==> inputs of job 1230 <==
Design SOBEL, start of the top module:
module  SOBEL(clk,reset,busy,ready,iaddr,idata,cdata_rd,cdata_wr,caddr_rd,caddr_wr,cwr,crd,csel	);
clock: 8.57 ns
lec_check: 0
abc_area: 1
cap_margin: 20
core_margin: 2
core_utilization: 72
cts_cluster_diameter: 400
cts_cluster_size: 95
place_density_lb_addon: 0.05
slew_margin: 20
run.sh (not shown) runs the stock make flow with config.mk's settings and CLKGATE_MAP_FILE=.
==> inputs of job 3019, as changes to job 1230 <==
Settings changed: CORE_UTILIZATION 72 to 70, CTS_CLUSTER_DIAMETER 400 to default, CTS_CLUSTER_SIZE 95 to default, PLACE_DENSITY_LB_ADDON 0.05 to default, SETUP_SLACK_MARGIN from default to 1.89.
==> flow/constraint.sdc (replaced) <==
create_clock -name core_clock -period 9.87 [get_ports {clk}]
set_input_delay 1.9740 -clock core_clock [delete_from_list [all_inputs] [get_ports {clk}]]
set_output_delay 1.9740 -clock core_clock [all_outputs]
set_load 0.01 [all_outputs]
==> inputs of job 3616, as changes to job 1230 <==
Settings changed: ABC_AREA 1 to default, CTS_CLUSTER_DIAMETER 400 to default, CTS_CLUSTER_SIZE 95 to default, PLACE_DENSITY from default to 0.95, PLACE_DENSITY_LB_ADDON 0.05 to default, TNS_END_PERCENT from default to 5.
==> flow/constraint.sdc (replaced) <==
create_clock -name core_clock -period 7.95 [get_ports {clk}]
set_input_delay 1.5900 -clock core_clock [delete_from_list [all_inputs] [get_ports {clk}]]
set_output_delay 1.5900 -clock core_clock [all_outputs]
set_load 0.01 [all_outputs]
==> comparison <==
Job 1230 finished but fails on setup timing. Job 3616 aborted during global routing (5_1_grt) with GRT-0116. Job 3019 completed, yet does not pass: setup timing.
Against job 1230, the register-to-register slack of job 3019 is better by 1200 ps.
Sequential cell count is the same in job 3019 and job 1230.
In job 1230 the worst setup slack is worse than in job 3019, by 1200 ps.
Against job 3019, the first-iteration DRC count of job 1230 is larger by 6.9%.
Of job 3019 and job 1230, job 1230 has the higher hold slack (gap 10 ps).
The highest die size belongs to job 3019, the lowest to job 3616.
Against job 1230, the fmax of job 3019 is smaller by about 1.3%.
Final area is about the same in job 1230 and job 3019.
Between job 1230 and job 3019, the lower routed wire length is in job 3019 (gap 2.1%, measured against job 3019).
==> figures <==
quantity                                                                             job 3616                    job 1230                    job 3019
Run status                                                          aborted with a tool error  complete, but fails checks  complete, but fails checks
Failing step                                                         global routing (5_1_grt)                           -                           -
Layout check failures                                                                       -                setup timing                setup timing
Clock tree from TritonCTS                                                                   -                         yes                         yes
DRC Markers                                                                                 -                           0                           0
Worst hold margin                                                                           -                      476 ps                      465 ps
Delay of the slowest cell on the worst path                                                 -                      590 ps                      370 ps
Fa+ha+maj area frac                                                                     0.152                       0.143                       0.143
Area share of the leading cell type in the synthesized netlist                          0.175                       0.167                       0.167
Yosys stat chip area                                                               12300 um^2                  12900 um^2                  12900 um^2
Area of placed instances                                                           14400 um^2                  14200 um^2                  13600 um^2
Tap Cells                                                                                   -                         225                         229
Origin of the worst setup path                                                              -             count_iaddr[10]             count_iaddr[11]
Last element of the critical path                                                           -                   iaddr[16]                   iaddr[15]
Final critical delay including setup and external delays                                    -                    10210 ps                    10340 ps
Setup slack of the critical path after layout                                               -                    -1640 ps                     -467 ps
Area inside the core boundary                                                      16600 um^2                  17400 um^2                  18000 um^2
Clock network area share                                                                    -                      0.0346                      0.0351
Layout non-clock buf frac                                                                   -                       0.105                      0.0954
Combined buffer and inverter count along the critical path                                  -                          10                           7
Post-synthesis share of cell area spent on and-or and or-and gates                      0.216                       0.150                       0.150
HPWL reported at the end of detailed placement                                       28800 um                    25300 um                    23400 um
Total Neg Setup Slack                                                                       -                   -34200 ps                    -2040 ps

========
==> v22 <==
==> flow/design.v <==
`timescale 1ns/10ps
module  SOBEL(clk,reset,busy,ready,iaddr,idata,cdata_rd,cdata_wr,caddr_rd,caddr_wr,cwr,crd,csel	);
	input clk,reset;
	input ready;
	input [7:0] idata;
	input [7:0] cdata_rd;
	output reg busy;
	output reg [16:0] iaddr;
	output reg [7:0] cdata_wr;
	output [15:0] caddr_rd;
	output reg [15:0] caddr_wr;
	output reg cwr;
	output crd;
	output reg [1:0] csel;
	assign caddr_rd = 16'd0;
	assign crd = 1'b0;
	localparam IDLE = 2'd0, READ = 2'd1, WRITE = 2'd2, DONE = 2'd3;
	reg [1:0] state;
	reg [3:0] count;
	reg [16:0] count_iaddr;    
	reg [16:0] w_count;        
	reg [71:0] pixel_value;    
	reg [7:0] sobel_x;
	wire [71:0] win = {idata, pixel_value[63:0]};
	wire [7:0] p0 = win[7:0],   p1 = win[15:8],  p2 = win[23:16];
	wire [7:0] p3 = win[31:24], p5 = win[47:40];
	wire [7:0] p6 = win[55:48], p7 = win[63:56], p8 = win[71:64];
	wire signed [11:0] gx = $signed({4'b0, p0}) + $signed({3'b0, p3, 1'b0}) + $signed({4'b0, p6})
	                      - $signed({3'b0, p5, 1'b0}) - $signed({4'b0, p2}) - $signed({4'b0, p8});
	wire signed [11:0] gy_r = $signed({4'b0, pixel_value[7:0]}) + $signed({3'b0, pixel_value[15:8], 1'b0}) + $signed({4'b0, pixel_value[23:16]})
	                        - $signed({3'b0, pixel_value[63:56], 1'b0}) - $signed({4'b0, pixel_value[55:48]}) - $signed({4'b0, pixel_value[71:64]});
	function [7:0] clamp(input signed [11:0] v);
		if (v > 255) clamp = 8'd255;
		else if (v < 0) clamp = 8'd0;
		else clamp = v[7:0];
	endfunction
	wire [8:0] temp_combine = sobel_x + cdata_wr + 9'd1;
	always @(posedge clk)
	begin
		if (reset) begin
			state <= IDLE;
			busy <= 1'b0;
			cwr <= 1'b0;
			csel <= 2'b00;
			count <= 4'd0;
			iaddr <= 17'd0;
			count_iaddr <= 17'd0;
			w_count <= 17'd0;
			caddr_wr <= 16'd0;
			cdata_wr <= 8'd0;
		end
		else begin
			case (state)
			IDLE: begin
				if (ready) begin
					busy <= 1'b1;
					state <= READ;
					count <= 4'd0;
					count_iaddr <= 17'd0;
					iaddr <= 17'd0;
					w_count <= 17'd0;
				end
			end
			READ: begin
				pixel_value[count*8 +: 8] <= idata;
				if (count == 4'd8) begin
					cwr <= 1'b1;
					csel <= 2'b01;
					cdata_wr <= clamp(gx);
					sobel_x <= clamp(gx);
					caddr_wr <= w_count[15:0];
					state <= WRITE;
				end
				else begin
					if (count == 4'd2 || count == 4'd5)
						iaddr <= iaddr + 17'd256;
					else
						iaddr <= iaddr + 17'd1;
					count <= count + 4'd1;
				end
			end
			WRITE: begin
				if (csel == 2'b01) begin
					csel <= 2'b10;
					cdata_wr <= clamp(gy_r);
				end
				else if (csel == 2'b10) begin
					csel <= 2'b11;
					cdata_wr <= temp_combine[8:1];
				end
				else begin
					cwr <= 1'b0;
					csel <= 2'b00;
					count <= 4'd0;
					w_count <= w_count + 17'd1;
					if (w_count == 17'd65535) begin
						busy <= 1'b0;
						state <= DONE;
					end
					else begin
						state <= READ;
						if (count_iaddr % 258 == 255) begin
							count_iaddr <= count_iaddr + 17'd3;
							iaddr <= count_iaddr + 17'd3;
						end
						else begin
							count_iaddr <= count_iaddr + 17'd1;
							iaddr <= count_iaddr + 17'd1;
						end
					end
				end
			end
			default: ;
			endcase
		end
	end
endmodule
==> flow/run.sh <==
#!/bin/bash
# the make line also repeats each setting of config.mk as NAME=value (left out here)
make -C /OpenROAD-flow-scripts/flow DESIGN_CONFIG=/design/flow/config.mk WORK_HOME=/design/flow/orfs CLKGATE_MAP_FILE= finish
==> flow/config.mk <==
export PLATFORM = sky130hd
export DESIGN_NAME = SOBEL
export DESIGN_NICKNAME = SOBEL
export VERILOG_FILES = /design/flow/design.v
export SDC_FILE = /design/flow/constraint.sdc
export NUM_CORES = 4
export LEC_CHECK = 0
export ABC_AREA = 1
export CAP_MARGIN = 0
export CORE_ASPECT_RATIO = 1.02
export CORE_MARGIN = 2
export CORE_UTILIZATION = 70
export CTS_CLUSTER_DIAMETER = 222
export CTS_CLUSTER_SIZE = 46
export GPL_ROUTABILITY_DRIVEN = 1
export PLACE_DENSITY = 0.65
export SETUP_SLACK_MARGIN = 1.38
export SLEW_MARGIN = 20
==> flow/constraint.sdc <==
create_clock -name core_clock -period 5.17 [get_ports {clk}]
set_input_delay 1.0340 -clock core_clock [delete_from_list [all_inputs] [get_ports {clk}]]
set_output_delay 1.0340 -clock core_clock [all_outputs]
set_load 0.01 [all_outputs]
==> v13 (differences from v22) <==
==> flow/config.mk (replaced) <==
export PLATFORM = sky130hd
export DESIGN_NAME = SOBEL
export DESIGN_NICKNAME = SOBEL
export VERILOG_FILES = /design/flow/design.v
export SDC_FILE = /design/flow/constraint.sdc
export NUM_CORES = 4
export LEC_CHECK = 0
export CAP_MARGIN = 20
export CORE_MARGIN = 2
export CORE_UTILIZATION = 26
export SLEW_MARGIN = 25
==> flow/constraint.sdc (replaced) <==
create_clock -name core_clock -period 9.6 [get_ports {clk}]
set_input_delay 1.9200 -clock core_clock [delete_from_list [all_inputs] [get_ports {clk}]]
set_output_delay 1.9200 -clock core_clock [all_outputs]
set_load 0.01 [all_outputs]
==> qor summary <==
| quantity | v22 | v13 |
|---|---|---|
| Number of distinct library cells after synthesis | 52 | 101 |
| Synthesized chip area reported by yosys | 0.0129 mm^2 | 0.0123 mm^2 |
| Die Ht | 141 um | 222 um |
| Number of standard-cell rows in the floorplan | 50 | 79 |
| Top cell area share | 16.7% | 17.5% |
| Core utilization at floorplan | 71.0% | 26.4% |
| XOR-XNOR Cells, Area Fraction | 2.70% | 4.27% |
| Placed cell count | 2,175 | 2,067 |
| Number of standard cells after synthesis | 1,753 | 1,416 |
| Cell resize tally after clock tree synthesis | 150 | 0 |
| Area of the mapped netlist | 0.0129 mm^2 | 0.0123 mm^2 |
| Cell total in the yosys stat output | 1,753 | 1,416 |
| Status | did not finish | timing/DRC/antenna clean |
| Failing step | global routing | - |
| Cell area reported after detailed placement | 0.0151 mm^2 | 0.0137 mm^2 |
| Area inside the core boundary | 0.0182 mm^2 | 0.0467 mm^2 |
| DP Worst Slack | -2.94 ns | 0.158 ns |
| Die width | 139 um | 222 um |
| Register area share after synthesis | 30.1% | 31.5% |
| Area share of fa/ha/maj cells after synthesis | 14.3% | 15.2% |
| Average cell area after synthesis | 7.37 um^2 | 8.70 um^2 |
| Synth Area in Compound Gates | 15.0% | 21.6% |
| Post-CTS Repair Setup Buffers | 49 | 0 |
| Simple-Gate Area Share | 27.3% | 19.7% |
| Total half-perimeter wirelength after legalization and detailed placement | 26,600 um | 25,400 um |
| Gpl congestion | 0.918 | 0.914 |
